==> flow/design.v <==
`timescale 1ns / 1ps
module pipelined(
    input  wire              clk,
    input  wire              rst,
    input  wire              in_valid,
    output wire              in_ready,
    input  wire signed [15:0] a,
    input  wire signed [15:0] b,
    input  wire signed [15:0] c,
    input  wire signed [15:0] d,
    input  wire signed [15:0] e,
    output reg               out_valid,
    input  wire              out_ready,
    output reg signed [31:0]  y
);
    wire s3_ready_in;
    wire s2_ready_in;
    wire s1_ready_in;
    assign s3_ready_in = (~out_valid) || (out_valid && out_ready);
    assign s2_ready_in = (~s2_valid)  || (s2_valid  && s3_ready_in);
    assign s1_ready_in = (~s1_valid)  || (s1_valid  && s2_ready_in);
    assign in_ready = s1_ready_in;
    wire in_send = in_valid && in_ready;
    reg signed [31:0] s1_p1;
    reg signed [31:0] s1_p2;
    reg signed [15:0] s1_e;
    reg               s1_valid;
    always @(posedge clk) begin
        if (rst) begin
            s1_valid <= 1'b0;
            s1_p1    <= 32'sd0;
            s1_p2    <= 32'sd0;
            s1_e     <= 16'sd0;
        end else if (s1_ready_in) begin
            s1_valid <= in_send;
            if (in_send) begin
                s1_p1 <= $signed(a) * $signed(b);
                s1_p2 <= $signed(c) * $signed(d);
                s1_e  <= e;
            end
        end
    end
    reg signed [31:0] s2_s;
    reg signed [15:0] s2_e;
    reg               s2_valid;
    always @(posedge clk) begin
        if (rst) begin
            s2_valid <= 1'b0;
            s2_s     <= 32'sd0;
            s2_e     <= 16'sd0;
        end else if (s2_ready_in) begin
            s2_valid <= s1_valid;
            if (s1_valid) begin
                s2_s <= s1_p1 + s1_p2;
                s2_e <= s1_e;
            end
        end
    end
    always @(posedge clk) begin
        if (rst) begin
            out_valid <= 1'b0;
            y         <= 32'sd0;
        end else if (s3_ready_in) begin
            out_valid <= s2_valid;
            if (s2_valid) begin
                y <= s2_s + $signed(s2_e);
            end
        end
    end
endmodule
==> flow/run.sh <==
#!/bin/bash
# the make line also repeats each setting of config.mk as NAME=value (left out here)
make -C /OpenROAD-flow-scripts/flow DESIGN_CONFIG=/design/flow/config.mk WORK_HOME=/design/flow/orfs CLKGATE_MAP_FILE= finish
==> flow/config.mk <==
export PLATFORM = sky130hd
export DESIGN_NAME = pipelined
export DESIGN_NICKNAME = pipelined
export VERILOG_FILES = /design/flow/design.v
export SDC_FILE = /design/flow/constraint.sdc
export NUM_CORES = 4
export LEC_CHECK = 0
export CAP_MARGIN = 20
export CORE_ASPECT_RATIO = 0.92
export CORE_MARGIN = 2
export CORE_UTILIZATION = 70
export CTS_CLUSTER_DIAMETER = 239
export CTS_CLUSTER_SIZE = 53
export MAX_ROUTING_LAYER = met4
export SETUP_SLACK_MARGIN = 0.8
export SLEW_MARGIN = 20
export TNS_END_PERCENT = 70
==> flow/constraint.sdc <==
create_clock -name core_clock -period 5.64 [get_ports {clk}]
set_input_delay 1.1280 -clock core_clock [delete_from_list [all_inputs] [get_ports {clk}]]
set_output_delay 1.1280 -clock core_clock [all_outputs]
set_load 0.01 [all_outputs]
==> run notes, run 1 <==
flow finished, numbers: run status finished with violations, list of failed layout checks negative setup slack, number of flip-flops and latches in the synthesized netlist between 150 and 200, max-slew violation count 0, end of the worst register-to-register path s2_s[18], slew of the pin with the lowest slew margin a little over 0.9 ns, Avg Synthesized Cell Area 8.68 µm², RSZ-0062 raised after global routing true, largest family of logic cells by area adder cells, Synth async-reset ratio 0%, Post-Route Skew ~0.013 ns, Core ar. 39,800 µm², number of enable flip-flop cells 0, wire length reported by the detailed router about 100,000 µm, Sinks on Clock Net 163, instance count along the most critical hold path 2, number of global-route vias before repair ~28,000, worst setup path startpoint d[8], area delta synth->final 26.1%, parity-gate share of the synthesized area counting xor and xnor cells 2.77%, tool warnings 32, DRT iter0 DRCs 3,531, terminating pin of the worst hold path y[3], hold crit path type reg -> reg, remaining antenna violation count 0, number of primary I/O pins about 120, H-Tree Level Count 4, shortest period the worst path allows 7.14 ns, final number of hold-violating endpoints 0, clock tree from TritonCTS built, cell type contributing the most total cell area after synthesis sky130_fd_sc_hd__fa_1, list of most frequent post-synthesis cells sky130_fd_sc_hd__inv_1 (596), sky130_fd_sc_hd__fa_1 (526), sky130_fd_sc_hd__nand2_1 (476), height of the die 196 µm, initial standard-cell utilization of the core between 70% and 80%, number of max-cap violations 0, final standard cell utilization of the core roughly 90%, highest attainable clock frequency ~0.14 GHz, Port Buffers approximately 120, maximum fanout encountered on the critical timing path 5, wire length of the first global-routing pass 144,000 µm, Placement Rows about 70, Syn Nets between 4,000 and 5,000, clock-pin transition on the worst setup and hold timing paths approximately 0.07 ns, Synthesis Warnings 1, maximum number of pins on one net before global-route repair approximately 70, buffer type at the clock tree root sky130_fd_sc_hd__clkbuf_16, Max Root-Sink Buffers 2, critical-path cell with the highest stage delay sky130_fd_sc_hd__fa_1, Tcrit/Tclk final 127%, Simple-Gate Area Share a little under a fifth, total cells reported by yosys after synthesis 3,245, most popular library cell in the synthesized design by count sky130_fd_sc_hd__inv_1, Critical Path End Type register, most numerous cell on the critical path sky130_fd_sc_hd__fa_1, Critical Path Sink s1_p2[25], total routing usage reported by global routing a little under half, area fraction in full adders, half adders and majority gates a little under half, required time of the critical path between 5 and 6 ns, worst-skew pair later-pin latency about 0.44 ns, CTS Buf Count 17, area share of the largest cell type after synthesis between 30% and 40%, per-cell via count in the routed design approximately 6.5, drt pass-1 iters 12, sequential element share of the synthesized area around 12%, cell count along the critical path 25, chip area line of the yosys report approximately 28,000 µm², count of vias placed by the detailed router roughly 28,000, # DRC 0, reg-to-reg slack, setup between 1.5 and 2 ns, post-synthesis instance total roughly 3,200, Area contributors post-synth sky130_fd_sc_hd__fa_1 (37%), sky130_fd_sc_hd__dfxtp_1 (12%), sky130_fd_sc_hd__ha_1 (10%), worst reg2reg path depth 12, number of antenna violations at the first check in global routing 3, routability-driven placement congestion ratio about 1, synthesized cell area 28,200 µm², area enclosed by the die boundary about 42,000 µm², multiplexer fraction of the synthesized cell area less than 1%, startpoint of the most critical register-to-register path s1_p1[0], beginning of the worst hold path y[3], area fraction in compound gates 10.2%, distinct cell type count after synthesis between 60 and 70, WS Path Type in -> reg, final setup slack of the worst path -1.50 ns, category of the worst setup path launch point input pin, Congestion Overflow GR 0, endpoint arrival time on the critical path about 7.5 ns, final-report setup violation count 43, DP HPWL 66,300 µm, horizontal die size 213 µm, WL/cell about 24 µm, Max stage delay on crit path 0.61 ns, WP buf/inv 8, Top Family by Delay on Critical Path adder cells, Dominant flop cell sky130_fd_sc_hd__dfxtp_1, Net count, final between 4,000 and 5,000, Max-slew headroom between 30% and 40%
## layer usage
metal	vias to the layer above	GRT usage, %	part of all wire [%]	routed length [µm]
met2	2468	74.4	45	47400
met5	-	-	0	0
met1	13277	54.3	33	34200
met4	0	22.6	9.4	9830
met3	1006	8.67	12	13000
li1	11131	-	-	-
## final cells by class
type                       instances  area [µm²]
clock buffer                      17         425
clock inverter                    15         140
sequential                       163        3260
fill                            1745        4250
timing repair buffer             588        5030
inverter                         597        2240
antenna                            4        10.0
tap                              540         676
multi-input combinational       2363       23700
## through the flow
stage	hold WS, ns	instance area [µm²]	setup slack (ns)	setup TNS [ns]	std cells
after floorplan	0.429	28800	-0.977	-17.67	3245
after global placement	0.439	32700	-1.72	-58.38	4141
after detailed placement	0.445	32700	-1.91	-65.37	4141
after CTS	0.454	34800	-0.910	-23.06	4257
after global routing	0.475	35500	-1.60	-42.24	4286
final	0.454	35500	-1.50	-37.54	4287
## repair_timing
action / in CTS / in global routing
hold buffers: 0 / 0
resized: 494 / 175
pin swaps: 243 / 131
buffers inserted: 82 / 25
setup endpoints to repair: 52 / 50
cloned: 2 / 0
==> run 2: changes to the inputs <==
Settings changed: CAP_MARGIN 20 to 0, CELL_PAD_IN_SITES_GLOBAL_PLACEMENT set to 0, CORE_ASPECT_RATIO 0.92 to unset, CORE_UTILIZATION 70 to 52, CTS_CLUSTER_DIAMETER 239 to unset, CTS_CLUSTER_SIZE 53 to unset, PLACE_DENSITY_LB_ADDON set to 0.25, SETUP_SLACK_MARGIN 0.8 to 0.91, TNS_END_PERCENT 70 to 55.
Clock period 5.64 ns to 4.52 ns, I/O delays scaled along.
==> run notes, run 2 <==
flow finished, numbers: sequential element share of the synthesized area 11.6% (unchanged), clock tree from TritonCTS built (unchanged), parity-gate share of the synthesized area counting xor and xnor cells 2.77% (unchanged), drt pass-1 iters 7 (was 12), Max Root-Sink Buffers 2 (unchanged), shortest period the worst path allows ~6.3 ns, category of the worst setup path launch point input pin (unchanged), height of the die 237 µm (was 196 µm), multiplexer fraction of the synthesized cell area 0.249% (unchanged), worst reg2reg path depth 12 (unchanged), endpoint arrival time on the critical path 6.66 ns (was 7.48 ns), maximum fanout encountered on the critical timing path 6 (was 5), beginning of the worst hold path s1_e[8] (was y[3]), number of antenna cells inserted 0 (was 4), Post-Route Skew 0.0178 ns (was 0.0132 ns), worst-skew pair later-pin latency 0.44 ns (about the same), Port Buffers 117 (unchanged), critical-path cell with the highest stage delay sky130_fd_sc_hd__fa_1 (unchanged), WS Path Type in -> reg (unchanged), Simple-Gate Area Share 18.2% (unchanged), DP HPWL 58,800 µm (was 66,300 µm), Area contributors post-synth sky130_fd_sc_hd__fa_1 (37%), sky130_fd_sc_hd__dfxtp_1 (12%), sky130_fd_sc_hd__ha_1 (10%) (unchanged), # DRC 0 (unchanged), Congestion Overflow GR 0 (unchanged), Synthesis Warnings 1 (unchanged), total routing usage reported by global routing 27.6% (was 45.5%), Top Family by Delay on Critical Path adder cells (unchanged), wire length reported by the detailed router 72,500 µm (was 104,000 µm), worst setup path startpoint a[6] (was d[8]), number of flip-flops and latches in the synthesized netlist 163 (unchanged), list of failed layout checks negative setup slack (unchanged), slew of the pin with the lowest slew margin 0.956 ns (was 0.911 ns), number of enable flip-flop cells 0 (unchanged), Synth async-reset ratio 0% (unchanged), number of placed cells counting well taps 4,290 (was 4,141), per-cell via count in the routed design 5.34 (was 6.50), distinct cell type count after synthesis 66 (unchanged), count of vias placed by the detailed router 23,540 (was 27,882), hold bufs inserted after CTS 0 (unchanged), area fraction in compound gates 10.2% (unchanged), filler cell count in the final layout 4,356 (was 1,745), remaining antenna violation count 0 (unchanged), Dominant flop cell sky130_fd_sc_hd__dfxtp_1 (unchanged), cell type contributing the most total cell area after synthesis sky130_fd_sc_hd__fa_1 (unchanged), run status finished with violations (unchanged), final standard cell utilization of the core 65.7% (was 89.3%), largest family of logic cells by area adder cells (unchanged), synthesized cell area 28,200 µm² (unchanged), terminating pin of the worst hold path s2_e[8] (was y[3]), area share of the largest cell type after synthesis 37.4% (unchanged), CTS Buf Count 17 (unchanged), instance count along the most critical hold path 2 (unchanged), Sinks on Clock Net 163 (unchanged), area fraction in full adders, half adders and majority gates 47.4% (unchanged), hold_ws 0.450 ns (was 0.454 ns), Max-slew headroom 36.3% (was 39.0%), WP buf/inv 8 (unchanged), Avg Synthesized Cell Area 8.68 µm² (unchanged), number of primary I/O pins 118 (unchanged), post-synthesis instance total 3,245 (unchanged), number of antenna violations at the first check in global routing 0 (was 3), wire length of the first global-routing pass 123,000 µm (was 144,000 µm), clock-pin transition on the worst setup and hold timing paths 0.08 ns (was 0.07 ns), startpoint of the most critical register-to-register path s1_p1[0] (unchanged), horizontal die size 237 µm (was 213 µm), Critical Path End Type register (unchanged), DRT iter0 DRCs 1,458 (was 3,531), reg-to-reg slack, setup 0.93 ns (was 1.57 ns), highest attainable clock frequency between 0.15 and 0.2 GHz, maximum number of pins on one net before global-route repair 92 (was 70), list of most frequent post-synthesis cells sky130_fd_sc_hd__inv_1 (596), sky130_fd_sc_hd__fa_1 (526), sky130_fd_sc_hd__nand2_1 (476) (unchanged), area delta synth->final 25.3% (was 26.1%), Max stage delay on crit path 0.54 ns (was 0.61 ns), Tcrit/Tclk final 140% (was 127%), most popular library cell in the synthesized design by count sky130_fd_sc_hd__inv_1 (unchanged), Core ar. 53,700 µm² (was 39,800 µm²), Non-Filler Instances 4,411 (was 4,287), WL/cell 16.4 µm (was 24.4 µm), end of the worst register-to-register path s2_s[18] (unchanged), total cells reported by yosys after synthesis 3,245 (unchanged), final-report setup violation count 49 (was 43), most numerous cell on the critical path sky130_fd_sc_hd__fa_1 (unchanged), Syn Nets 4,081 (unchanged), Critical Path Sink s1_p1[31] (was s1_p2[25]), number of global-route vias before repair 25,207 (was 28,173), Net count, final 4,538 (was 4,566), tool warnings 29 (was 32), H-Tree Level Count 4 (unchanged), area enclosed by the die boundary 56,100 µm² (was 41,900 µm²), chip area line of the yosys report 28,200 µm² (unchanged), cell count along the critical path 25 (unchanged), final setup slack of the worst path -1.81 ns (was -1.50 ns), buffer type at the clock tree root sky130_fd_sc_hd__clkbuf_16 (unchanged), max-slew violation count 0 (unchanged), initial standard-cell utilization of the core 52.4% (was 70.8%), RSZ-0062 raised after global routing true (unchanged), Placement Rows 85 (was 70), hold crit path type reg -> reg (unchanged), number of max-cap violations 0 (unchanged), required time of the critical path 4.85 ns (was 5.99 ns), final number of hold-violating endpoints 0 (unchanged), routability-driven placement congestion ratio 0.933 (was 1.01)
-- run 2: through the flow --
step	area (µm²)	setup TNS [ns]	setup slack, ns
floorplan	28700	-58.66	-1.87
global placement	32800	-108.28	-2.73
detailed placement	32800	-110.99	-2.79
CTS	35000	-59.36	-1.75
global route	35300	-69.20	-2.01
finish	35300	-60.45	-1.81
-- run 2: cell type report --
cell class / instances / area, µm² / area share, %
Multi-Input combinational cell: 2363 / 23500 / 66.7
Timing Repair Buffer: 560 / 4770 / 13.5
Sequential cell: 163 / 3260 / 9.25
Inverter: 597 / 2250 / 6.37
Tap cell: 696 / 871 / 2.47
Clock buffer: 17 / 425 / 1.21
Clock inverter: 15 / 181 / 0.514
-- run 2: timing repair --
action / CTS / global route
cloned: 5 / 0
hold endpoints to repair: 0 / 0
endpoints found under the setup margin: 57 / 56
resized: 573 / 64
setup buffers: 75 / 9
pin swaps: 227 / 77
-- run 2: metal layers --
metal	wire length, µm	part of all wire (%)	global-route usage (%)	up-vias
met4	1530	2.1	6.60	0
met1	31700	44	36.1	11791
li1	-	-	-	11046
met5	0	0	-	-
met3	3190	4.4	2.41	100
met2	36100	50	46.8	603
==> run 3: changes to the inputs <==
Settings changed: CAP_MARGIN 0 to 20, CELL_PAD_IN_SITES_GLOBAL_PLACEMENT 0 to unset, CORE_UTILIZATION 52 to 40, MAX_ROUTING_LAYER met4 to unset, PLACE_DENSITY_LB_ADDON 0.25 to unset, SETUP_SLACK_MARGIN 0.91 to unset, TNS_END_PERCENT 55 to unset.
Clock period 4.52 ns to 7.06 ns, I/O delays scaled along.
==> run notes, run 3 <==
flow finished, numbers: final number of hold-violating endpoints 0 (unchanged), final standard cell utilization of the core 48.5% (was 65.7%), multiplexer fraction of the synthesized cell area 0.249% (unchanged), filler cell count in the final layout 6,908 (was 4,356), number of primary I/O pins 118 (unchanged), Dominant flop cell sky130_fd_sc_hd__dfxtp_1 (unchanged), chip area line of the yosys report 28,200 µm² (unchanged), Sum Neg Setup Slack 0 ns (was -60.45 ns), height of the die 269 µm (was 237 µm), Critical Path End Type register (unchanged), Post-Route Skew 0.0204 ns (was 0.0178 ns), most numerous cell on the critical path sky130_fd_sc_hd__fa_1 (unchanged), clock-pin transition on the worst setup and hold timing paths 0.07 ns (was 0.08 ns), Area contributors post-synth sky130_fd_sc_hd__fa_1 (37%), sky130_fd_sc_hd__dfxtp_1 (12%), sky130_fd_sc_hd__ha_1 (10%) (unchanged), total cells reported by yosys after synthesis 3,245 (unchanged), Max-slew headroom 36.2% (was 36.3%), Max Root-Sink Buffers 2 (unchanged), synthesized cell area 28,200 µm² (unchanged), Synth async-reset ratio 0% (unchanged), Avg Synthesized Cell Area 8.68 µm² (unchanged), startpoint of the most critical register-to-register path s1_p1[0] (unchanged), number of max-cap violations 0 (unchanged), Sinks on Clock Net 163 (unchanged), buffer type at the clock tree root sky130_fd_sc_hd__clkbuf_16 (unchanged), highest attainable clock frequency 0.144 GHz, run status no timing/DRC/antenna violations (was finished with violations), endpoint arrival time on the critical path 7.30 ns (was 6.66 ns), parity-gate share of the synthesized area counting xor and xnor cells 2.77% (unchanged), most popular library cell in the synthesized design by count sky130_fd_sc_hd__inv_1 (unchanged), worst-skew pair later-pin latency 0.44 ns (about the same), end of the worst register-to-register path s2_s[18] (unchanged), worst setup path startpoint a[2] (was a[6]), H-Tree Level Count 4 (unchanged), Max stage delay on crit path 0.56 ns (was 0.54 ns), distinct cell type count after synthesis 66 (unchanged), Congestion Overflow GR 0 (unchanged), WL/cell 14.8 µm (was 16.4 µm), RSZ-0062 raised after global routing true (unchanged), Top Family by Delay on Critical Path adder cells (unchanged), DP HPWL 57,300 µm (was 58,800 µm), largest family of logic cells by area adder cells (unchanged), number of placed cells counting well taps 4,510 (was 4,290), terminating pin of the worst hold path y[11] (was s2_e[8]), number of global-route vias before repair 23,398 (was 25,207), sequential element share of the synthesized area 11.6% (unchanged), Placement Rows 97 (was 85), count of vias placed by the detailed router 22,307 (was 23,540), cell count along the critical path 21 (was 25), WP buf/inv 5 (was 8), Core ar. 69,900 µm² (was 53,700 µm²), remaining antenna violation count 0 (unchanged), wire length reported by the detailed router 67,700 µm (was 72,500 µm), list of most frequent post-synthesis cells sky130_fd_sc_hd__inv_1 (596), sky130_fd_sc_hd__fa_1 (526), sky130_fd_sc_hd__nand2_1 (476) (unchanged), total routing usage reported by global routing 19.3% (was 27.6%), Synthesis Warnings 1 (unchanged), DRT iter0 DRCs 985 (was 1,458), Syn Nets 4,081 (unchanged), Net count, final 4,458 (was 4,538), clock tree from TritonCTS built (unchanged), number of enable flip-flop cells 0 (unchanged), CTS Buf Count 17 (unchanged), wire length of the first global-routing pass 116,000 µm (was 123,000 µm), slew of the pin with the lowest slew margin 0.957 ns (was 0.956 ns), routability-driven placement congestion ratio 0.879 (was 0.933), maximum fanout encountered on the critical timing path 5 (was 6), reg-to-reg slack, setup 3.53 ns (was 0.93 ns), Simple-Gate Area Share 18.2% (unchanged), crit-path cells dlymetal6s2s_1 > buf_6 > buf_4 > and2_4 > fa_1 > fa_1 > fa_1 > fa_1 > fa_1 > inv_2 > fa_1 > inv_1 > ha_2 > or3_4 > o31ai_4 > a21oi_4 > nor3_2 > o31ai_2 > o31a_1 > or4b_1 > a31oi_1, tool warnings 28 (was 29), number of antenna violations at the first check in global routing 0 (unchanged), final setup slack of the worst path 0.120 ns (was -1.81 ns), Port Buffers 117 (unchanged), post-synthesis instance total 3,245 (unchanged), per-cell via count in the routed design 4.88 (was 5.34), required time of the critical path 7.42 ns (was 4.85 ns), hold crit path type reg -> reg (unchanged), initial standard-cell utilization of the core 40.3% (was 52.4%), beginning of the worst hold path y[11] (was s1_e[8]), category of the worst setup path launch point input pin (unchanged), number of antenna cells inserted 0 (unchanged), number of flip-flops and latches in the synthesized netlist 163 (unchanged), horizontal die size 269 µm (was 237 µm), area fraction in compound gates 10.2% (unchanged), critical-path cell with the highest stage delay sky130_fd_sc_hd__fa_1 (unchanged), Critical Path Sink s1_p1[29] (was s1_p1[31]), WS Path Type in -> reg (unchanged), Tcrit/Tclk final 98.3% (was 140%), final-report setup violation count 0 (was 49), max-slew violation count 0 (unchanged), drt pass-1 iters 6 (was 7), # DRC 0 (unchanged), area share of the largest cell type after synthesis 37.4% (unchanged), setup slack after placement -0.827 ns (was -2.79 ns), cell type contributing the most total cell area after synthesis sky130_fd_sc_hd__fa_1 (unchanged), area fraction in full adders, half adders and majority gates 47.4% (unchanged), worst reg2reg path depth 12 (unchanged), maximum number of pins on one net before global-route repair 91 (was 92), Non-Filler Instances 4,575 (was 4,411), area delta synth->final 20.4% (was 25.3%), shortest period the worst path allows 6.94 ns, area enclosed by the die boundary 72,600 µm² (was 56,100 µm²), instance count along the most critical hold path 2 (unchanged)
run 3: repair_timing:
action                                  4_1_cts  5_1_grt
hold buffers                                  0        0
pin swaps                                    38       82
cloned                                        2        2
buffers inserted                              8       21
hold endpoints to repair                      0        0
resized                                      99      204
endpoints found under the setup margin       21       24
run 3: per-layer routing:
layer / GRT usage (%) / wire length [µm] / up-vias
met5: 0 / 0 / -
met4: 4.55 / 1440 / 0
met3: 1.41 / 2020 / 81
met2: 33.4 / 33100 / 379
met1: 26.3 / 31100 / 10944
li1: - / - / 10903
run 3: final cells by class:
class                   instances  area [µm²]  share of cell area (%)
clock buffers                  18         439                    1.29
clock inverters                14         186                   0.550
inverters                     597        2240                    6.61
multi-input cells            2363       22600                    66.8
flip-flops and latches        163        3260                    9.62
well taps                     940        1180                    3.47
repair buffers                480        3970                    11.7
run 3: metrics by stage:
stage               cell area (µm²)  hold slack (ns)
global placement              32600            0.439
floorplan                     28200            0.429
global route                  33900            0.470
detailed placement            32600            0.446
finish                        33900            0.452
CTS                           33400            0.454
==> run 4: changes to the inputs <==
Settings changed: CORE_UTILIZATION 40 to 65, CTS_CLUSTER_SIZE set to 53, MAX_ROUTING_LAYER set to met4, TNS_END_PERCENT set to 70.
Clock period 7.06 ns to 4.84 ns, I/O delays scaled along.
==> run notes, run 4 <==
flow finished, numbers: height of the die 212 µm (was 269 µm), distinct cell type count after synthesis 66 (unchanged), Top Family by Delay on Critical Path adder cells (unchanged), reg-to-reg slack, setup 1.19 ns (was 3.53 ns), wire length of the first global-routing pass 128,000 µm (was 116,000 µm), Placement Rows 76 (was 97), area fraction in compound gates 10.2% (unchanged), Synthesis Warnings 1 (unchanged), terminating pin of the worst hold path y[10] (was y[11]), number of antenna cells inserted 0 (unchanged), initial standard-cell utilization of the core 65.7% (was 40.3%), final-report setup violation count 47 (was 0), worst-skew pair later-pin latency 0.44 ns (about the same), post-synthesis instance total 3,245 (unchanged), WP buf/inv 8 (was 5), required time of the critical path 5.20 ns (was 7.42 ns), number of flip-flops and latches in the synthesized netlist 163 (unchanged), Tcrit/Tclk final 133% (was 98.3%), instance count along the most critical hold path 2 (unchanged), Area contributors post-synth sky130_fd_sc_hd__fa_1 (37%), sky130_fd_sc_hd__dfxtp_1 (12%), sky130_fd_sc_hd__ha_1 (10%) (unchanged), Max stage delay on crit path 0.56 ns (about the same), area share of the largest cell type after synthesis 37.4% (unchanged), horizontal die size 212 µm (was 269 µm), DP HPWL 60,100 µm (was 57,300 µm), maximum number of pins on one net before global-route repair 103 (was 91), per-cell via count in the routed design 5.69 (was 4.88), synthesized cell area 28,200 µm² (unchanged), Critical Path Sink s1_p1[29] (unchanged), RSZ-0062 raised after global routing true (unchanged), maximum fanout encountered on the critical timing path 3 (was 5), number of primary I/O pins 118 (unchanged), setup slack after placement -2.48 ns (was -0.827 ns), Synth async-reset ratio 0% (unchanged), shortest period the worst path allows between 6 and 7 ns, final standard cell utilization of the core 82.7% (was 48.5%), most popular library cell in the synthesized design by count sky130_fd_sc_hd__inv_1 (unchanged), Max Root-Sink Buffers 2 (unchanged), DRT iter0 DRCs 1,771 (was 985), Avg Synthesized Cell Area 8.68 µm² (unchanged), number of global-route vias before repair 26,331 (was 23,398), cell type contributing the most total cell area after synthesis sky130_fd_sc_hd__fa_1 (unchanged), clock-pin transition on the worst setup and hold timing paths 0.07 ns (about the same), number of enable flip-flop cells 0 (unchanged), CTS Buf Count 17 (unchanged), WL/cell 18.7 µm (was 14.8 µm), Simple-Gate Area Share 18.2% (unchanged), parity-gate share of the synthesized area counting xor and xnor cells 2.77% (unchanged), highest attainable clock frequency 0.155 GHz, startpoint of the most critical register-to-register path s1_p1[0] (unchanged), worst reg2reg path depth 12 (unchanged), WS Path Type in -> reg (unchanged), beginning of the worst hold path y[10] (was y[11]), area delta synth->final 25.9% (was 20.4%), worst setup path startpoint b[1] (was a[2]), Post-Route Skew 0.0138 ns (was 0.0204 ns), total routing usage reported by global routing 36.9% (was 19.3%), routability-driven placement congestion ratio 0.930 (was 0.879), Met2 Wirelength 40,400 µm (was 33,100 µm), Core ar. 42,900 µm² (was 69,900 µm²), list of failed layout checks negative setup slack, list of most frequent post-synthesis cells sky130_fd_sc_hd__inv_1 (596), sky130_fd_sc_hd__fa_1 (526), sky130_fd_sc_hd__nand2_1 (476) (unchanged), multiplexer fraction of the synthesized cell area 0.249% (unchanged), met3 wire length 4940 µm (was 2020 µm), # DRC 0 (unchanged), Syn Nets 4,081 (unchanged), sequential element share of the synthesized area 11.6% (unchanged), Dominant flop cell sky130_fd_sc_hd__dfxtp_1 (unchanged), buffer type at the clock tree root sky130_fd_sc_hd__clkbuf_16 (unchanged), clock tree from TritonCTS built (unchanged), final setup slack of the worst path -1.61 ns (was 0.120 ns), drt pass-1 iters 5 (was 6), Net count, final 4,541 (was 4,458), most numerous cell on the critical path sky130_fd_sc_hd__fa_1 (unchanged), Critical Path End Type register (unchanged), count of vias placed by the detailed router 24,478 (was 22,307), max-slew violation count 0 (unchanged), number of max-cap violations 0 (unchanged), end of the worst register-to-register path s2_s[18] (unchanged), Congestion Overflow GR 0 (unchanged), largest family of logic cells by area adder cells (unchanged), hold bufs inserted after CTS 0 (unchanged), area enclosed by the die boundary 45,000 µm² (was 72,600 µm²), Sinks on Clock Net 163 (unchanged), remaining antenna violation count 0 (unchanged), H-Tree Level Count 4 (unchanged), cell count along the critical path 25 (was 21), Port Buffers 117 (unchanged), top layer in use met4 (unchanged), M1 wire length 32,100 µm (was 31,100 µm), Max-slew headroom 30.1% (was 36.2%), wire length reported by the detailed router 80,300 µm (was 67,700 µm), tool warnings 33 (was 28), hold crit path type reg -> reg (unchanged), slew of the pin with the lowest slew margin 1.05 ns (was 0.957 ns), total cells reported by yosys after synthesis 3,245 (unchanged), number of antenna violations at the first check in global routing 0 (unchanged), run status finished with violations (was no timing/DRC/antenna violations), final number of hold-violating endpoints 0 (unchanged), area fraction in full adders, half adders and majority gates 47.4% (unchanged), endpoint arrival time on the critical path 6.81 ns (was 7.30 ns), critical-path cell with the highest stage delay sky130_fd_sc_hd__fa_1 (unchanged), chip area line of the yosys report 28,200 µm² (unchanged), category of the worst setup path launch point input pin (unchanged)
## run 4: per-stage QoR
step | setup TNS (ns) | instances | hold slack (ns) | area [µm²]
after floorplan | -44.43 | 3245 | 0.429 | 28800
after CTS | -46.66 | 4276 | 0.454 | 34800
after global routing | -56.93 | 4302 | 0.468 | 35500
after detailed placement | -93.00 | 4158 | 0.445 | 32600
final | -50.72 | 4302 | 0.452 | 35500
after global placement | -89.21 | 4158 | 0.442 | 32600
## run 4: area by class of cell
class                   count  area (µm²)
clock buffers              17         425
clock inverters            14         164
fillers                  2491        7410
inverters                 597        2250
multi-input cells        2363       23600
flip-flops and latches    163        3260
well taps                 585         732
repair buffers            563        5000
## run 4: what timing repair did
item,CTS,global route
gates cloned,7,1
resized,528,173
buffers inserted,86,39
setup endpoints to repair,50,50
endpoints found under the hold margin,0,0
pin swaps,227,130
## run 4: metal layers
| metal | track usage (%) | vias to the layer above |
|---|---|---|
| met1 | 45.9 | 12260 |
| met3 | 5.11 | 239 |
| li1 | - | 11062 |
| met2 | 62.5 | 917 |
| met4 | 11.6 | 0 |
| met5 | - | - |
==> run 5: changes to the inputs <==
Settings changed: CORE_UTILIZATION 65 to 72, CTS_CLUSTER_SIZE 53 to 25, MAX_ROUTING_LAYER met4 to unset, PLACE_DENSITY set to 0.65, SETUP_SLACK_MARGIN set to -0.52, TNS_END_PERCENT 70 to unset.
Clock period 4.84 ns to 6.15 ns, I/O delays scaled along.
==> run notes, run 5 <==
flow finished, numbers: run status finished with violations (unchanged), list of failed layout checks negative setup slack (unchanged), WS Path Type in -> reg (unchanged), Area contributors post-synth sky130_fd_sc_hd__fa_1 (37%), sky130_fd_sc_hd__dfxtp_1 (12%), sky130_fd_sc_hd__ha_1 (10%) (unchanged), area share of the largest cell type after synthesis 37.4% (unchanged), clock-pin transition on the worst setup and hold timing paths 0.07 ns (about the same), initial standard-cell utilization of the core 72.9% (was 65.7%), remaining antenna violation count 0 (unchanged), wire length reported by the detailed router 76,800 µm (was 80,300 µm), DP HPWL 62,500 µm (was 60,100 µm), area fraction in compound gates 10.2% (unchanged), Avg Synthesized Cell Area 8.68 µm² (unchanged), WL/cell 18.7 µm (about the same), synthesized cell area 28,200 µm² (unchanged), number of antenna violations at the first check in global routing 0 (unchanged), Post-Route Skew 0.0171 ns (was 0.0138 ns), Simple-Gate Area Share 18.2% (unchanged), end of the worst register-to-register path s2_s[18] (unchanged), RSZ-0062 raised after global routing true (unchanged), Top Family by Delay on Critical Path adder cells (unchanged), count of vias placed by the detailed router 24,359 (was 24,478), highest attainable clock frequency approximately 0.15 GHz, most popular library cell in the synthesized design by count sky130_fd_sc_hd__inv_1 (unchanged), worst-skew pair later-pin latency 0.44 ns (about the same), required time of the critical path 6.46 ns (was 5.20 ns), Max Root-Sink Buffers 2 (unchanged), cell type contributing the most total cell area after synthesis sky130_fd_sc_hd__fa_1 (unchanged), tool warnings 30 (was 33), drt pass-1 iters 6 (was 5), instance count along the most critical hold path 2 (unchanged), horizontal die size 202 µm (was 212 µm), endpoint arrival time on the critical path 6.93 ns (was 6.81 ns), cell count along the critical path 23 (was 25), Critical Path End Type register (unchanged), hold crit path type reg -> reg (unchanged), number of antenna cells inserted 0 (unchanged), number of enable flip-flop cells 0 (unchanged), most numerous cell on the critical path sky130_fd_sc_hd__fa_1 (unchanged), final standard cell utilization of the core 85.5% (was 82.7%), category of the worst setup path launch point input pin (unchanged), WP buf/inv 7 (was 8), Net count, final 4,413 (was 4,541), worst reg2reg path depth 12 (unchanged), total cells reported by yosys after synthesis 3,245 (unchanged), number of primary I/O pins 118 (unchanged), Placement Rows 72 (was 76), Synth async-reset ratio 0% (unchanged), slew of the pin with the lowest slew margin 0.824 ns (was 1.05 ns), buffer type at the clock tree root sky130_fd_sc_hd__clkbuf_16 (unchanged), reg-to-reg slack, setup 2.57 ns (was 1.19 ns), Critical Path Sink s1_p2[20] (was s1_p1[29]), max-slew violation count 0 (unchanged), clock tree from TritonCTS built (unchanged), number of max-cap violations 0 (unchanged), # DRC 0 (unchanged), Core ar. 38,600 µm² (was 42,900 µm²), parity-gate share of the synthesized area counting xor and xnor cells 2.77% (unchanged), area delta synth->final 17.3% (was 25.9%), routability-driven placement congestion ratio 0.967 (was 0.930), startpoint of the most critical register-to-register path s1_p1[0] (unchanged), final number of hold-violating endpoints 0 (unchanged), distinct cell type count after synthesis 66 (unchanged), Dominant flop cell sky130_fd_sc_hd__dfxtp_1 (unchanged), area fraction in full adders, half adders and majority gates 47.4% (unchanged), H-Tree Level Count 4 (unchanged), total routing usage reported by global routing 38.6% (was 36.9%), number of global-route vias before repair 26,488 (was 26,331), Congestion Overflow GR 0 (unchanged), CTS Buf Count 17 (unchanged), Max-slew headroom 45.1% (was 30.1%), sequential element share of the synthesized area 11.6% (unchanged), list of most frequent post-synthesis cells sky130_fd_sc_hd__inv_1 (596), sky130_fd_sc_hd__fa_1 (526), sky130_fd_sc_hd__nand2_1 (476) (unchanged), critical-path cell with the highest stage delay sky130_fd_sc_hd__fa_2 (was sky130_fd_sc_hd__fa_1), Syn Nets 4,081 (unchanged), final-report setup violation count 31 (was 47), Sinks on Clock Net 163 (unchanged), Max stage delay on crit path 0.60 ns (was 0.56 ns), terminating pin of the worst hold path y[13] (was y[10]), number of flip-flops and latches in the synthesized netlist 163 (unchanged), post-synthesis instance total 3,245 (unchanged), crit-path cells buf_6 > buf_4 > and2_1 > fa_1 > inv_1 > fa_1 > fa_1 > inv_2 > fa_2 > fa_2 > inv_1 > fa_1 > inv_1 > ha_4 > buf_4 > a2bb2oi_2 > a21oi_1 > a311o_1 > a21o_1 > a21o_1 > a21oi_2 > xor2_1 > o21ai_0, Tcrit/Tclk final 108% (was 133%), per-cell via count in the routed design 5.93 (was 5.69), height of the die 202 µm (was 212 µm), maximum fanout encountered on the critical timing path 12 (was 3), beginning of the worst hold path y[13] (was y[10]), maximum number of pins on one net before global-route repair 82 (was 103), area enclosed by the die boundary 40,700 µm² (was 45,000 µm²), largest family of logic cells by area adder cells (unchanged), worst setup path startpoint c[8] (was b[1]), shortest period the worst path allows between 6 and 7 ns, final setup slack of the worst path -0.474 ns (was -1.61 ns), multiplexer fraction of the synthesized cell area 0.249% (unchanged), chip area line of the yosys report 28,200 µm² (unchanged), Port Buffers 117 (unchanged), wire length of the first global-routing pass 127,000 µm (was 128,000 µm), DRT iter0 DRCs 1,755 (was 1,771), Synthesis Warnings 1 (unchanged)
==> run 5: per-stage QoR <==
stage | instance area (µm²) | TNS (ns) | instances | setup WS [ns] | hold slack, ns
finish | 33100 | -8.28 | 4108 | -0.474 | 0.452
global route | 33100 | -15.95 | 4108 | -0.661 | 0.474
CTS | 32800 | -12.53 | 4112 | -0.514 | 0.455
detailed placement | 32200 | -48.74 | 4094 | -1.63 | 0.446
global placement | 32200 | -41.95 | 4094 | -1.39 | 0.438
floorplan | 28400 | -9.97 | 3245 | -0.569 | 0.429
==> run 5: area by class of cell <==
cell class              count  area, µm²
multi-input cells        2363      22700
well taps                 518        648
flip-flops and latches    163       3260
clock buffers              17        425
repair buffers            435       3540
fillers                  2115       5600
inverters                 597       2240
clock inverters            15        194
==> run 5: layer usage <==
| metal | part of all wire, % | wire length (µm) | up-vias | global-route usage [%] |
|---|---|---|---|---|
| met5 | 0 | 0 | - | 0 |
| met4 | 4.6 | 3530 | 0 | 15.9 |
| met3 | 6.9 | 5340 | 330 | 5.35 |
| met2 | 50 | 38300 | 1172 | 67.0 |
| met1 | 39 | 29600 | 12034 | 48.8 |
| li1 | - | - | 10823 | - |
==> run 5: what timing repair did <==
action                     in CTS  in global routing
pin swaps                      39                 67
setup endpoints to repair      31                 28
resized                       208                237
hold buffers                    0                  0
setup buffers                   5                 16
==> run 6: changes to the inputs <==
Settings changed: ABC_AREA set to 1, CELL_PAD_IN_SITES_DETAIL_PLACEMENT set to 0, CORE_ASPECT_RATIO set to 1.69, CORE_UTILIZATION 72 to 56, CTS_CLUSTER_SIZE 25 to unset, GPL_ROUTABILITY_DRIVEN set to 0, MAX_ROUTING_LAYER set to met4, PLACE_DENSITY 0.65 to unset, PLACE_DENSITY_LB_ADDON set to 0.19, SETUP_SLACK_MARGIN -0.52 to 0.46, TNS_END_PERCENT set to 55.
Clock period 6.15 ns to 5.54 ns, I/O delays scaled along.
==> run notes, run 6 <==
flow finished, numbers: distinct cell type count after synthesis 37 (was 66), wire length reported by the detailed router 110,000 µm (was 76,800 µm), Congestion Overflow GR 0 (unchanged), Placement Rows 113 (was 72), Sinks on Clock Net 163 (unchanged), DRT iter0 DRCs 2,186 (was 1,755), initial standard-cell utilization of the core 56.8% (was 72.9%), Dominant flop cell sky130_fd_sc_hd__dfxtp_1 (unchanged), Port Buffers 117 (unchanged), largest family of logic cells by area adder cells (unchanged), critical-path cell with the highest stage delay sky130_fd_sc_hd__fa_2 (unchanged), terminating pin of the worst hold path s1_p2[0] (was y[13]), clock-pin transition on the worst setup and hold timing paths 0.08 ns (was 0.07 ns), number of placed cells counting well taps 5,675 (was 4,094), DP HPWL 74,300 µm (was 62,500 µm), maximum fanout encountered on the critical timing path 5 (was 12), number of max-cap violations 0 (unchanged), slew of the pin with the lowest slew margin 1.08 ns (was 0.824 ns), total cells reported by yosys after synthesis 4,637 (was 3,245), # DRC 0 (unchanged), area enclosed by the die boundary 59,100 µm² (was 40,700 µm²), Placed Instance Area 37,200 µm² (was 32,200 µm²), multiplexer fraction of the synthesized cell area 0% (was 0.249%), worst setup path startpoint a[15] (was c[8]), drt pass-1 iters 9 (was 6), number of global-route vias before repair 33,716 (was 26,488), beginning of the worst hold path s1_p2[0] (was y[13]), WP buf/inv 11 (was 7), Max stage delay on crit path 0.74 ns (was 0.60 ns), final setup slack of the worst path -0.872 ns (was -0.474 ns), remaining antenna violation count 0 (unchanged), cell type contributing the most total cell area after synthesis sky130_fd_sc_hd__fa_1 (unchanged), synthesized cell area 32,000 µm² (was 28,200 µm²), area fraction in compound gates 5.24% (was 10.2%), area share of the largest cell type after synthesis 32.9% (was 37.4%), Core ar. 56,300 µm² (was 38,600 µm²), worst-skew pair later-pin latency 0.46 ns (was 0.44 ns), maximum number of pins on one net before global-route repair 96 (was 82), Synth async-reset ratio 0% (unchanged), cell count along the critical path 28 (was 23), number of primary I/O pins 118 (unchanged), buffer type at the clock tree root sky130_fd_sc_hd__clkbuf_16 (unchanged), Synthesis Warnings 1 (unchanged), Non-Filler Instances 5,957 (was 4,108), H-Tree Level Count 4 (unchanged), endpoint arrival time on the critical path 6.77 ns (was 6.93 ns), final-report setup violation count 42 (was 31), Net count, final 6,024 (was 4,413), clock tree from TritonCTS built (unchanged), WS Path Type in -> reg (unchanged), reg-to-reg slack, setup 3.00 ns (was 2.57 ns), list of most frequent post-synthesis cells sky130_fd_sc_hd__inv_1 (1,221), sky130_fd_sc_hd__nand2_1 (1,212), sky130_fd_sc_hd__fa_1 (526) (was sky130_fd_sc_hd__inv_1 (596), sky130_fd_sc_hd__fa_1 (526), sky130_fd_sc_hd__nand2_1 (476)), filler cell count in the final layout 3,867 (was 2,115), instance count along the most critical hold path 2 (unchanged), Simple-Gate Area Share 24.7% (was 18.2%), number of enable flip-flop cells 0 (unchanged), area delta synth->final 33.2% (was 17.3%), number of antenna violations at the first check in global routing 4 (was 0), Tcrit/Tclk final 116% (was 108%), worst reg2reg path depth 15 (was 12), parity-gate share of the synthesized area counting xor and xnor cells 1.56% (was 2.77%), Top Family by Delay on Critical Path adder cells (unchanged), required time of the critical path 5.90 ns (was 6.46 ns), Max-slew headroom 28.2% (was 45.1%), CTS Buf Count 17 (unchanged), wire length of the first global-routing pass 162,000 µm (was 127,000 µm), list of failed layout checks negative setup slack (unchanged), highest attainable clock frequency 0.156 GHz, end of the worst register-to-register path s2_s[30] (was s2_s[18]), sequential element share of the synthesized area 10.2% (was 11.6%), Critical Path Sink s1_p1[27] (was s1_p2[20]), final number of hold-violating endpoints 0 (unchanged), area fraction in full adders, half adders and majority gates 41.8% (was 47.4%), horizontal die size 188 µm (was 202 µm), category of the worst setup path launch point input pin (unchanged), Avg Synthesized Cell Area 6.89 µm² (was 8.68 µm²), height of the die 315 µm (was 202 µm), Max Root-Sink Buffers 2 (unchanged), Area contributors post-synth sky130_fd_sc_hd__fa_1 (33%), sky130_fd_sc_hd__inv_1 (14%), sky130_fd_sc_hd__nand2_1 (14%) (was sky130_fd_sc_hd__fa_1 (37%), sky130_fd_sc_hd__dfxtp_1 (12%), sky130_fd_sc_hd__ha_1 (10%)), number of flip-flops and latches in the synthesized netlist 163 (unchanged), shortest period the worst path allows 6.41 ns, tool warnings 29 (was 30), total routing usage reported by global routing 35.8% (was 38.6%), hold crit path type reg -> reg (unchanged), Syn Nets 5,473 (was 4,081), WL/cell 18.5 µm (was 18.7 µm), post-synthesis instance total 4,637 (was 3,245), startpoint of the most critical register-to-register path s1_p1[0] (unchanged), chip area line of the yosys report 32,000 µm² (was 28,200 µm²), count of vias placed by the detailed router 32,331 (was 24,359), most popular library cell in the synthesized design by count sky130_fd_sc_hd__inv_1 (unchanged), Post-Route Skew 0.0176 ns (was 0.0171 ns), max-slew violation count 0 (unchanged), post-route cell area 42,600 µm² (was 33,100 µm²), RSZ-0062 raised after global routing true (unchanged), Critical Path End Type register (unchanged), per-cell via count in the routed design 5.43 (was 5.93), run status finished with violations (unchanged)
[run 6: timing repair]
item | in CTS | in global routing
pin swaps | 321 | 294
resized | 743 | 347
setup buffers | 191 | 41
gates cloned | 9 | 0
setup endpoints to repair | 50 | 49
hold buffers | 0 | 0
[run 6: through the flow]
step	utilization, %	setup WS [ns]	hold WS, ns	setup TNS, ns
4_1_cts	73.2	-0.270	0.482	-6.06
5_1_grt	75.7	-0.987	0.506	-22.46
2_1_floorplan	-	-0.292	0.448	-6.58
6_report	75.7	-0.872	0.484	-16.39
3_3_place_gp	66.2	-1.04	0.460	-44.02
3_5_place_dp	66.2	-1.12	0.471	-46.64
[run 6: area by class of cell]
class	instances	area (µm²)	area share, %
antenna	9	22.5	0.0529
clock buffer	22	474	1.11
clock inverter	10	88.8	0.209
inverter	1230	4660	10.9
multi-input combinational	3079	26300	61.8
sequential	163	3260	7.66
tap	747	935	2.19
timing repair buffer	697	6820	16.0
[run 6: per-layer routing]
metal	vias up	routed length [µm]	track usage (%)
li1	14593	-	-
met1	15228	35100	33.3
met3	833	7300	4.58
met4	0	11600	28.7
met2	1677	56300	65.7
met5	-	0	-
==> run 7: changes to the inputs <==
Settings changed: ABC_AREA 1 to unset, CELL_PAD_IN_SITES_DETAIL_PLACEMENT 0 to unset, CORE_ASPECT_RATIO 1.69 to unset, CORE_UTILIZATION 56 to 72, CTS_CLUSTER_DIAMETER set to 47, CTS_CLUSTER_SIZE set to 25, GPL_ROUTABILITY_DRIVEN 0 to unset, MAX_ROUTING_LAYER met4 to unset, PLACE_DENSITY_LB_ADDON 0.19 to 0.26, SETUP_SLACK_MARGIN 0.46 to 1.11, TNS_END_PERCENT 55 to unset.
Clock period 5.54 ns to 7.22 ns, I/O delays scaled along.
==> run notes, run 7 <==
flow finished, numbers: largest family of logic cells by area adder cells (unchanged), Tcrit/Tclk final 109% (was 116%), Synth async-reset ratio 0% (unchanged), area delta synth->final 23.5% (was 33.2%), endpoint arrival time on the critical path 8.20 ns (was 6.77 ns), Avg Synthesized Cell Area 8.68 µm² (was 6.89 µm²), Synthesis Warnings 1 (unchanged), final setup slack of the worst path -0.662 ns (was -0.872 ns), final standard cell utilization of the core 90.1% (was 75.7%), required time of the critical path 7.54 ns (was 5.90 ns), WS Path Type in -> reg (unchanged), parity-gate share of the synthesized area counting xor and xnor cells 2.77% (was 1.56%), Max-slew headroom 27.9% (was 28.2%), DRT iter0 DRCs 3,597 (was 2,186), # DRC 0 (unchanged), Max stage delay on crit path 0.62 ns (was 0.74 ns), drt pass-1 iters 14 (was 9), wire length reported by the detailed router 104,000 µm (was 110,000 µm), Critical Path Sink s1_p2[29] (was s1_p1[27]), Critical Path End Type register (unchanged), horizontal die size 202 µm (was 188 µm), number of primary I/O pins 118 (unchanged), WP buf/inv 9 (was 11), shortest period the worst path allows around 8 ns, Port Buffers 117 (unchanged), clock-pin transition on the worst setup and hold timing paths 0.07 ns (was 0.08 ns), startpoint of the most critical register-to-register path s1_p1[0] (unchanged), Sinks on Clock Net 163 (unchanged), distinct cell type count after synthesis 66 (was 37), instance count along the most critical hold path 2 (unchanged), buffer type at the clock tree root sky130_fd_sc_hd__clkbuf_16 (unchanged), sequential element share of the synthesized area 11.6% (was 10.2%), max-slew violation count 0 (unchanged), final number of hold-violating endpoints 0 (unchanged), Syn Nets 4,081 (was 5,473), Post-Route Skew 0.0168 ns (was 0.0176 ns), Congestion Overflow GR 0 (unchanged), reg-to-reg slack, setup 3.25 ns (was 3.00 ns), highest attainable clock frequency approximately 0.13 GHz, area fraction in compound gates 10.2% (was 5.24%), hold bufs inserted after CTS 0 (unchanged), beginning of the worst hold path y[12] (was s1_p2[0]), cell type contributing the most total cell area after synthesis sky130_fd_sc_hd__fa_1 (unchanged), category of the worst setup path launch point input pin (unchanged), H-Tree Level Count 4 (unchanged), Net count, final 4,475 (was 6,024), slew of the pin with the lowest slew margin 1.08 ns (about the same), routability-driven placement congestion ratio 0.951, synthesized cell area 28,200 µm² (was 32,000 µm²), tool warnings 29 (unchanged), list of failed layout checks negative setup slack (unchanged), area share of the largest cell type after synthesis 37.4% (was 32.9%), clock tree from TritonCTS built (unchanged), number of enable flip-flop cells 0 (unchanged), height of the die 202 µm (was 315 µm), run status finished with violations (unchanged), initial standard-cell utilization of the core 72.9% (was 56.8%), post-synthesis instance total 3,245 (was 4,637), Top Family by Delay on Critical Path adder cells (unchanged), filler cell count in the final layout 1,574 (was 3,867), Core ar. 38,600 µm² (was 56,300 µm²), count of vias placed by the detailed router 27,576 (was 32,331), number of global-route vias before repair 28,515 (was 33,716), worst-skew pair later-pin latency 0.45 ns (was 0.46 ns), hold_ws 0.454 ns (was 0.484 ns), per-cell via count in the routed design 6.61 (was 5.43), hold crit path type reg -> reg (unchanged), CTS Buf Count 17 (unchanged), number of antenna violations at the first check in global routing 4 (unchanged), maximum number of pins on one net before global-route repair 70 (was 96), final-report setup violation count 14 (was 42), total routing usage reported by global routing 45.4% (was 35.8%), worst reg2reg path depth 12 (was 15), worst setup path startpoint d[5] (was a[15]), end of the worst register-to-register path s2_s[18] (was s2_s[30]), Placement Rows 72 (was 113), RSZ-0062 raised after global routing true (unchanged), number of flip-flops and latches in the synthesized netlist 163 (unchanged), terminating pin of the worst hold path y[12] (was s1_p2[0]), chip area line of the yosys report 28,200 µm² (was 32,000 µm²), total cells reported by yosys after synthesis 3,245 (was 4,637), area enclosed by the die boundary 40,700 µm² (was 59,100 µm²), area fraction in full adders, half adders and majority gates 47.4% (was 41.8%), cell count along the critical path 25 (was 28), maximum fanout encountered on the critical timing path 5 (unchanged), multiplexer fraction of the synthesized cell area 0.249% (was 0%), critical-path cell with the highest stage delay sky130_fd_sc_hd__fa_2 (unchanged), list of most frequent post-synthesis cells sky130_fd_sc_hd__inv_1 (596), sky130_fd_sc_hd__fa_1 (526), sky130_fd_sc_hd__nand2_1 (476) (was sky130_fd_sc_hd__inv_1 (1,221), sky130_fd_sc_hd__nand2_1 (1,212), sky130_fd_sc_hd__fa_1 (526)), Area contributors post-synth sky130_fd_sc_hd__fa_1 (37%), sky130_fd_sc_hd__dfxtp_1 (12%), sky130_fd_sc_hd__ha_1 (10%) (was sky130_fd_sc_hd__fa_1 (33%), sky130_fd_sc_hd__inv_1 (14%), sky130_fd_sc_hd__nand2_1 (14%)), WL/cell 24.8 µm (was 18.5 µm), DP HPWL 63,000 µm (was 74,300 µm), Dominant flop cell sky130_fd_sc_hd__dfxtp_1 (unchanged), remaining antenna violation count 0 (unchanged), number of max-cap violations 0 (unchanged), most popular library cell in the synthesized design by count sky130_fd_sc_hd__inv_1 (unchanged), Simple-Gate Area Share 18.2% (was 24.7%), wire length of the first global-routing pass 146,000 µm (was 162,000 µm), Max Root-Sink Buffers 2 (unchanged)
-- run 7: stage by stage --
stage          cells  instance area (µm²)  TNS, ns  setup WS, ns
6_report        4172                34800    -5.23        -0.662
3_3_place_gp    4032                32000    -5.03        -0.496
5_1_grt         4170                34800    -5.30        -0.697
2_1_floorplan   3245                28800        0         0.287
4_1_cts         4142                34100        0         0.470
3_5_place_dp    4032                32000    -8.46        -0.584
-- run 7: timing repair --
item / 4_1_cts / 5_1_grt
endpoints found under the setup margin: 44 / 42
resized: 522 / 170
buffers inserted: 66 / 28
pin swaps: 213 / 157
cloned: 12 / 0
-- run 7: layout make-up --
type                            count  area (µm²)  area share [%]
Multi-Input combinational cell   2363       23600            67.8
Timing Repair Buffer              497        4430            12.7
Sequential cell                   163        3260            9.38
Inverter                          597        2240            6.45
Tap cell                          518         648            1.86
Clock buffer                       18         439            1.26
Clock inverter                     14         189           0.543
Antenna cell                        2        5.00          0.0144
-- run 7: routing by layer --
metal | part of all wire [%] | track usage, % | wire length, µm
met2 | 45 | 76.6 | 46800
met3 | 13 | 9.35 | 13200
met1 | 32 | 53.6 | 33000
met5 | 0.11 | 0 | 117
met4 | 10 | 27.7 | 10500
==> run 8: changes to the inputs <==
Settings changed: ABC_AREA set to 1, CTS_CLUSTER_DIAMETER 47 to unset, CTS_CLUSTER_SIZE 25 to 72, PLACE_DENSITY set to 0.67, PLACE_DENSITY_LB_ADDON 0.26 to unset, SETUP_SLACK_MARGIN 1.11 to 0.53.
Clock period 7.22 ns to 5.9 ns, I/O delays scaled along.
==> run notes, run 8 <==
yosys + openroad results -> Dominant flop cell sky130_fd_sc_hd__dfxtp_1 (unchanged), most popular library cell in the synthesized design by count sky130_fd_sc_hd__inv_1 (unchanged), number of enable flip-flop cells 0 (unchanged), DP HPWL 75,400 µm (was 63,000 µm), Core ar. 44,000 µm² (was 38,600 µm²), horizontal die size 215 µm (was 202 µm), height of the die 215 µm (was 202 µm), Simple-Gate Area Share 24.7% (was 18.2%), number of primary I/O pins 118 (unchanged), number of flip-flops and latches in the synthesized netlist 163 (unchanged), CTS Buf Count 17 (unchanged), post-synthesis instance total 4,637 (was 3,245), area fraction in compound gates 5.24% (was 10.2%), buffer type at the clock tree root sky130_fd_sc_hd__clkbuf_16 (unchanged), run status stopped before the end (was finished with violations), Last stage 5_1_grt, Synthesis Warnings 1 (unchanged), initial standard-cell utilization of the core 72.6% (was 72.9%), synthesized cell area 32,000 µm² (was 28,200 µm²), Avg Synthesized Cell Area 6.89 µm² (was 8.68 µm²), Area contributors post-synth sky130_fd_sc_hd__fa_1 (33%), sky130_fd_sc_hd__inv_1 (14%), sky130_fd_sc_hd__nand2_1 (14%) (was sky130_fd_sc_hd__fa_1 (37%), sky130_fd_sc_hd__dfxtp_1 (12%), sky130_fd_sc_hd__ha_1 (10%)), area enclosed by the die boundary 46,100 µm² (was 40,700 µm²), area fraction in full adders, half adders and majority gates 41.8% (was 47.4%), H-Tree Level Count 4 (unchanged), parity-gate share of the synthesized area counting xor and xnor cells 1.56% (was 2.77%), total routing usage reported by global routing 63.3%, largest family of logic cells by area adder cells (unchanged), total cells reported by yosys after synthesis 4,637 (was 3,245), Port Buffers 117 (unchanged), Placement Rows 77 (was 72), area share of the largest cell type after synthesis 32.9% (was 37.4%), Max Root-Sink Buffers 2 (unchanged), Sinks on Clock Net 163 (unchanged), cell type contributing the most total cell area after synthesis sky130_fd_sc_hd__fa_1 (unchanged), routability-driven placement congestion ratio 0.966 (was 0.951), multiplexer fraction of the synthesized cell area 0% (was 0.249%), hold bufs inserted after CTS 0 (unchanged), chip area line of the yosys report 32,000 µm² (was 28,200 µm²), list of most frequent post-synthesis cells sky130_fd_sc_hd__inv_1 (1,221), sky130_fd_sc_hd__nand2_1 (1,212), sky130_fd_sc_hd__fa_1 (526) (was sky130_fd_sc_hd__inv_1 (596), sky130_fd_sc_hd__fa_1 (526), sky130_fd_sc_hd__nand2_1 (476)), Synth async-reset ratio 0% (unchanged), sequential element share of the synthesized area 10.2% (was 11.6%), Congestion Overflow GR 8, distinct cell type count after synthesis 37 (was 66), Halt Reason [ERROR GRT-0116] Global routing finished with congestion. Check the congestion regions in the DRC Viewer., Syn Nets 5,473 (was 4,081)
run 8: layer usage:
layer,GRT usage (%),GRT overflow
met5,5.83,0
met2,87.2,5
met4,62.3,3
met1,64.0,0
met3,39.4,0
run 8: through the flow:
stage                     cells  setup TNS [ns]  area, µm²  setup WS (ns)  utilization (%)
after global placement     5472          -28.10      36700         -0.720             83.5
after CTS                  5647               0      40000         0.0492             91.0
after detailed placement   5472          -33.65      36700         -0.956             83.5
after floorplan            4637        -0.00350      33700       -0.00350                -
run 8: repair_timing:
item / in CTS
endpoints found under the setup margin: 48
resized: 648
cloned: 21
setup buffers: 122
pin swaps: 281
==> run 9: changes to the inputs <==
Settings changed: CAP_MARGIN 20 to 40, CORE_UTILIZATION 72 to 40, CTS_CLUSTER_DIAMETER set to 383, CTS_CLUSTER_SIZE 72 to 100, PLACE_DENSITY 0.67 to 0.77, SETUP_SLACK_MARGIN 0.53 to -0.79, SLEW_MARGIN 20 to 10.
Clock period 5.9 ns to 8.0 ns, I/O delays scaled along.
==> run notes, run 9 <==
flow finished, numbers: terminating pin of the worst hold path out_valid, most numerous cell on the critical path sky130_fd_sc_hd__fa_1, WS Path Type in -> reg, CTS Buf Count 17 (unchanged), Max-slew headroom a little under half, register cell area after layout about 3300 µm², number of antenna violations at the first check in global routing 0, beginning of the worst hold path s2_valid, required time of the critical path between 8 and 9 ns, shortest period the worst path allows 7.40 ns, number of antenna cells inserted 0, number of enable flip-flop cells 0 (unchanged), per-cell via count in the routed design slightly below 5, end of the worst register-to-register path s2_s[30], post-synthesis instance total 4,637 (unchanged), synthesized cell area 32,000 µm² (unchanged), Post-Route Skew around 0.015 ns, buffer type at the clock tree root sky130_fd_sc_hd__clkbuf_16 (unchanged), Critical Path Sink s1_p1[23], Sinks on Clock Net 163 (unchanged), most popular library cell in the synthesized design by count sky130_fd_sc_hd__inv_1 (unchanged), startpoint of the most critical register-to-register path s1_p1[0], area enclosed by the die boundary 82,200 µm² (was 46,100 µm²), final-report setup violation count 0, area fraction in full adders, half adders and majority gates 41.8% (unchanged), final setup slack of the worst path around 0.60 ns, worst reg2reg path depth 15, number of primary I/O pins 118 (unchanged), clock-pin transition on the worst setup and hold timing paths 0.07 ns, setup slack after placement 0.253 ns (was -0.956 ns), count of vias placed by the detailed router 27,652, cell type contributing the most total cell area after synthesis sky130_fd_sc_hd__fa_1 (unchanged), hold_ws 0.475 ns, clock tree from TritonCTS built, chip area line of the yosys report 32,000 µm² (unchanged), total routing usage reported by global routing 20.0%, DP HPWL 68,400 µm (was 75,400 µm), worst setup path startpoint a[15], Dominant flop cell sky130_fd_sc_hd__dfxtp_1 (unchanged), Core ar. 79,000 µm² (was 44,000 µm²), horizontal die size 287 µm (was 215 µm), Setup Buffers After CTS 0 (was 122), WL/cell 13.9 µm, # DRC 0, number of max-cap violations 0, endpoint arrival time on the critical path 7.79 ns, Avg Synthesized Cell Area 6.89 µm² (unchanged), list of most frequent post-synthesis cells sky130_fd_sc_hd__inv_1 (1,221), sky130_fd_sc_hd__nand2_1 (1,212), sky130_fd_sc_hd__fa_1 (526) (unchanged), hold crit path type reg -> reg, remaining antenna violation count 0, final number of hold-violating endpoints 0, Syn Nets 5,473 (unchanged), slew of the pin with the lowest slew margin 0.811 ns, distinct cell type count after synthesis 37 (unchanged), Net count, final roughly 5,500, H-Tree Level Count 4 (unchanged), multiplexer fraction of the synthesized cell area 0% (unchanged), Congestion Overflow GR 0, Simple-Gate Area Share 24.7% (unchanged), filler cell count in the final layout approximately 8,000, run status no timing/DRC/antenna violations (was stopped before the end), sequential element share of the synthesized area 10.2% (unchanged), wire length of the first global-routing pass 135,000 µm, drt pass-1 iters 6, maximum fanout encountered on the critical timing path 8, total of cells resized after clock tree synthesis 0 (was 648), hold bufs inserted after CTS 0 (unchanged), area delta synth->final 9.47%, DRT iter0 DRCs 1,713, Area contributors post-synth sky130_fd_sc_hd__fa_1 (33%), sky130_fd_sc_hd__inv_1 (14%), sky130_fd_sc_hd__nand2_1 (14%) (unchanged), total cells reported by yosys after synthesis 4,637 (unchanged), Sum Neg Setup Slack 0 ns, parity-gate share of the synthesized area counting xor and xnor cells 1.56% (unchanged), Tcrit/Tclk final between 90% and 100%, maximum number of pins on one net before global-route repair 69, number of global-route vias before repair 27,838, crit-path cells clkdlybuf4s50_1 > nand2_1 > inv_1 > fa_1 > fa_1 > inv_1 > fa_1 > fa_1 > fa_1 > fa_1 > inv_1 > ha_1 > nand2_1 > inv_1 > nand2_1 > nor2_1 > nand4_1 > nand3_1 > a21oi_1 > o21ai_0 > nand2_1 > inv_1, Critical Path End Type register, instance count along the most critical hold path 2, WP buf/inv 6, number of flip-flops and latches in the synthesized netlist 163 (unchanged), Port Buffers 117 (unchanged), largest family of logic cells by area adder cells (unchanged), max-slew violation count 0, Synth async-reset ratio 0% (unchanged), category of the worst setup path launch point input pin, number of placed cells counting well taps 5,715 (was 5,472), Max stage delay on crit path around 0.77 ns, Top Family by Delay on Critical Path adder cells, RSZ-0062 raised after global routing false, critical-path cell with the highest stage delay sky130_fd_sc_hd__fa_1, Placement Rows 103 (was 77), area share of the largest cell type after synthesis 32.9% (unchanged), height of the die 287 µm (was 215 µm), area of combinational cells with multiple inputs 23,400 µm², Synthesis Warnings 1 (unchanged), tool warnings 26, worst-skew pair later-pin latency ~0.45 ns, initial standard-cell utilization of the core 40.5% (was 72.6%), wire length reported by the detailed router 79,900 µm, Max Root-Sink Buffers 2 (unchanged), area fraction in compound gates 5.24% (unchanged), cell count along the critical path 22, Non-Filler Instances 5,747, routability-driven placement congestion ratio 0.933 (was 0.966), reg-to-reg slack, setup 5.37 ns, highest attainable clock frequency between 0.1 and 0.15 GHz
==> run 9: per-stage QoR <==
step	utilization (%)	cell area, µm²
global placement	43.5	34300
finish	44.3	35000
detailed placement	43.5	34400
floorplan	-	32000
CTS	44.3	35000
global route	44.3	35000
==> run 9: routing by layer <==
metal,up-vias,wire length [µm],global-route usage [%]
met2,762,39600,35.2
met4,0,1900,5.08
li1,13562,-,-
met1,13186,34200,26.3
met5,-,0,0
met3,142,4160,2.08
==> run 9: cell type report <==
| cell class | count | share of cell area (%) |
|---|---|---|
| repair buffers | 193 | 5.08 |
| inverters | 1230 | 13.2 |
| clock buffers | 18 | 1.25 |
| multi-input cells | 3079 | 66.9 |
| flip-flops and latches | 163 | 9.32 |
| clock inverters | 14 | 0.458 |
| well taps | 1050 | 3.75 |
